Design smm, start of the top module:
module smm(input clk, reset,
           input [7:0] readdata,
           output we, 
			  output [15:0] address,
			  output [7:0] writedata);
For scale: about 520 cells after synthesis, about 68 flip-flops.
clock: 3.41 ns
lec_check: 0
cap_margin: 20
core_margin: 2
core_utilization: 72
cts_cluster_diameter: 397
cts_cluster_size: 99
place_density: 0.39
setup_slack_margin: 1.0
slew_margin: 20
tns_end_percent: 5
run.sh (not shown) runs the stock make flow with config.mk's settings and CLKGATE_MAP_FILE=.
The baseline failed in clock tree synthesis.
Then changed:
CORE_UTILIZATION = 58   (was 72)
CTS_CLUSTER_DIAMETER = not set   (was 397)
CTS_CLUSTER_SIZE = 37   (was 99)
PLACE_DENSITY = not set   (was 0.39)
SETUP_SLACK_MARGIN = 0.76   (was 1.0)
TNS_END_PERCENT = not set   (was 5)
clock period = 2.65 ns   (was 3.41 ns; I/O delays follow)
After rerunning:
- This time the run aborted during global routing (DPL-0038)
- synthesized area does not change
- die size rose by 23%
- synthesized cell count does not change
Then changed:
CORE_UTILIZATION = 41   (was 58)
CTS_CLUSTER_SIZE = not set   (was 37)
PLACE_DENSITY = 0.6   (was not set)
SETUP_SLACK_MARGIN = not set   (was 0.76)
clock period = 4.93 ns   (was 2.65 ns; I/O delays follow)
=> The new run went through all stages and came out clean. Area after synthesis stays the same. Synthesized cell count is unchanged. Die area went up by 40%.
Then changed:
CORE_UTILIZATION = 66   (was 41)
PLACE_DENSITY = not set   (was 0.6)
SETUP_SLACK_MARGIN = 0.89   (was not set)
clock period = 3.39 ns   (was 4.93 ns; I/O delays follow)
With this change the flow died in clock tree synthesis (DPL-0033).
Synthesized cell count is unchanged.
Area after synthesis stays the same.
Die size is lower by 37%.
Then changed:
CORE_UTILIZATION = 58   (was 66)
SETUP_SLACK_MARGIN = not set   (was 0.89)
clock period = 2.65 ns   (was 3.39 ns; I/O delays follow)
After rerunning: This time the run ran to the end with violations: negative setup slack. Area after synthesis does not change. Die size climbs by 13%. Synthesized cell count stays the same.

* * *

== run A ==
Starting RTL as in the previous note.
==> flow/design.v (excerpt) <==
module smm(input clk, reset,
           input [7:0] readdata,
           output we, 
			  output [15:0] address,
			  output [7:0] writedata);
Settings: LEC_CHECK=0, ABC_AREA=1, CAP_MARGIN=20, CORE_MARGIN=9, CORE_UTILIZATION=58, CTS_CLUSTER_DIAMETER=389, CTS_CLUSTER_SIZE=98, MAX_ROUTING_LAYER=met4, PLACE_DENSITY=0.41, SLEW_MARGIN=20, TNS_END_PERCENT=40; clock period 5.0 ns.
Modified inputs, run B compared to run A
==> flow/config.mk <==
export PLATFORM = sky130hd
export DESIGN_NAME = smm
export DESIGN_NICKNAME = smm
export VERILOG_FILES = /design/flow/design.v
export SDC_FILE = /design/flow/constraint.sdc
export NUM_CORES = 4
export LEC_CHECK = 0
export CAP_MARGIN = 20
export CELL_PAD_IN_SITES_DETAIL_PLACEMENT = 2
export CELL_PAD_IN_SITES_GLOBAL_PLACEMENT = 0
export CORE_MARGIN = 2
export CORE_UTILIZATION = 28
export CTS_CLUSTER_DIAMETER = 160
export MAX_ROUTING_LAYER = met4
export MIN_ROUTING_LAYER = met2
export PLACE_DENSITY_LB_ADDON = 0.28
export SETUP_SLACK_MARGIN = 1.35
export SLEW_MARGIN = 15
Findings:
- In run B the final area turned out 15% higher than in run A.
- Non-clock buffer count in run B is 43 above run A.
- On run B: number of standard-cell rows in the floorplan is 45% higher than what run A gave.
- | first-iteration DRC count | run B vs run A | about 160% higher |
- Of run A and run B, the run reporting the higher worst setup slack was run B.
- [compare] base=run A new=run B: total of endpoints with negative setup slack in the final report flat, global-route total usage across every layer up 12 points, leakage power summed over all cells down about 8%.
- Going from run A to run B, the number of well-tap cells placed was found to have gone up by 120.
- Run B vs run A — core outline area rose about 100%.
- Comparing run A and run B, the higher flip-flop and latch share of the layout cell area was measured on run A.
Relative to run B, the following input files were edited for run C:
==> flow/config.mk <==
export PLATFORM = sky130hd
export DESIGN_NAME = smm
export DESIGN_NICKNAME = smm
export VERILOG_FILES = /design/flow/design.v
export SDC_FILE = /design/flow/constraint.sdc
export NUM_CORES = 4
export LEC_CHECK = 0
export ABC_AREA = 1
export CAP_MARGIN = 20
export CORE_MARGIN = 9
export CORE_UTILIZATION = 52
export CTS_CLUSTER_DIAMETER = 389
export CTS_CLUSTER_SIZE = 98
export MAX_ROUTING_LAYER = met4
export PLACE_DENSITY = 0.8
export SLEW_MARGIN = 20
export TNS_END_PERCENT = 40
Findings:
Run C gives more net total in the final layout than run B did.
Delta (run C minus run B): post-route minimum period went up 0.14 ns, wire length fell by 7300 microns.
Inputs modified between run C and run D:
==> flow/config.mk <==
export PLATFORM = sky130hd
export DESIGN_NAME = smm
export DESIGN_NICKNAME = smm
export VERILOG_FILES = /design/flow/design.v
export SDC_FILE = /design/flow/constraint.sdc
export NUM_CORES = 4
export LEC_CHECK = 0
export CAP_MARGIN = 20
export CELL_PAD_IN_SITES_DETAIL_PLACEMENT = 2
export CORE_MARGIN = 2
export CORE_UTILIZATION = 56
export MIN_ROUTING_LAYER = met2
export SLEW_MARGIN = 20
### Flow results
Run D terminated abnormally: detailed placement reported DPL-0033.
Against run C, run D comes in 182 lower on count of instantiated cells in the yosys netlist.
For the synthesized netlist cell count, run D came in 182 lower than run C did.
When run D is set beside run C, its yosys stat chip area turns out to be 170 sq um smaller.
Diff run D and run C: basic-gate share of the synthesized area counting and, or, nand and nor cells higher in run C
Summary of run D over run C: core outline area lost 11%; area of the mapped netlist down 3.4%.
In the flow results for run D and run C, the post-synthesis average cell area is smaller on run C.
No activity file was given, so power comes from the tool's default toggle rates.
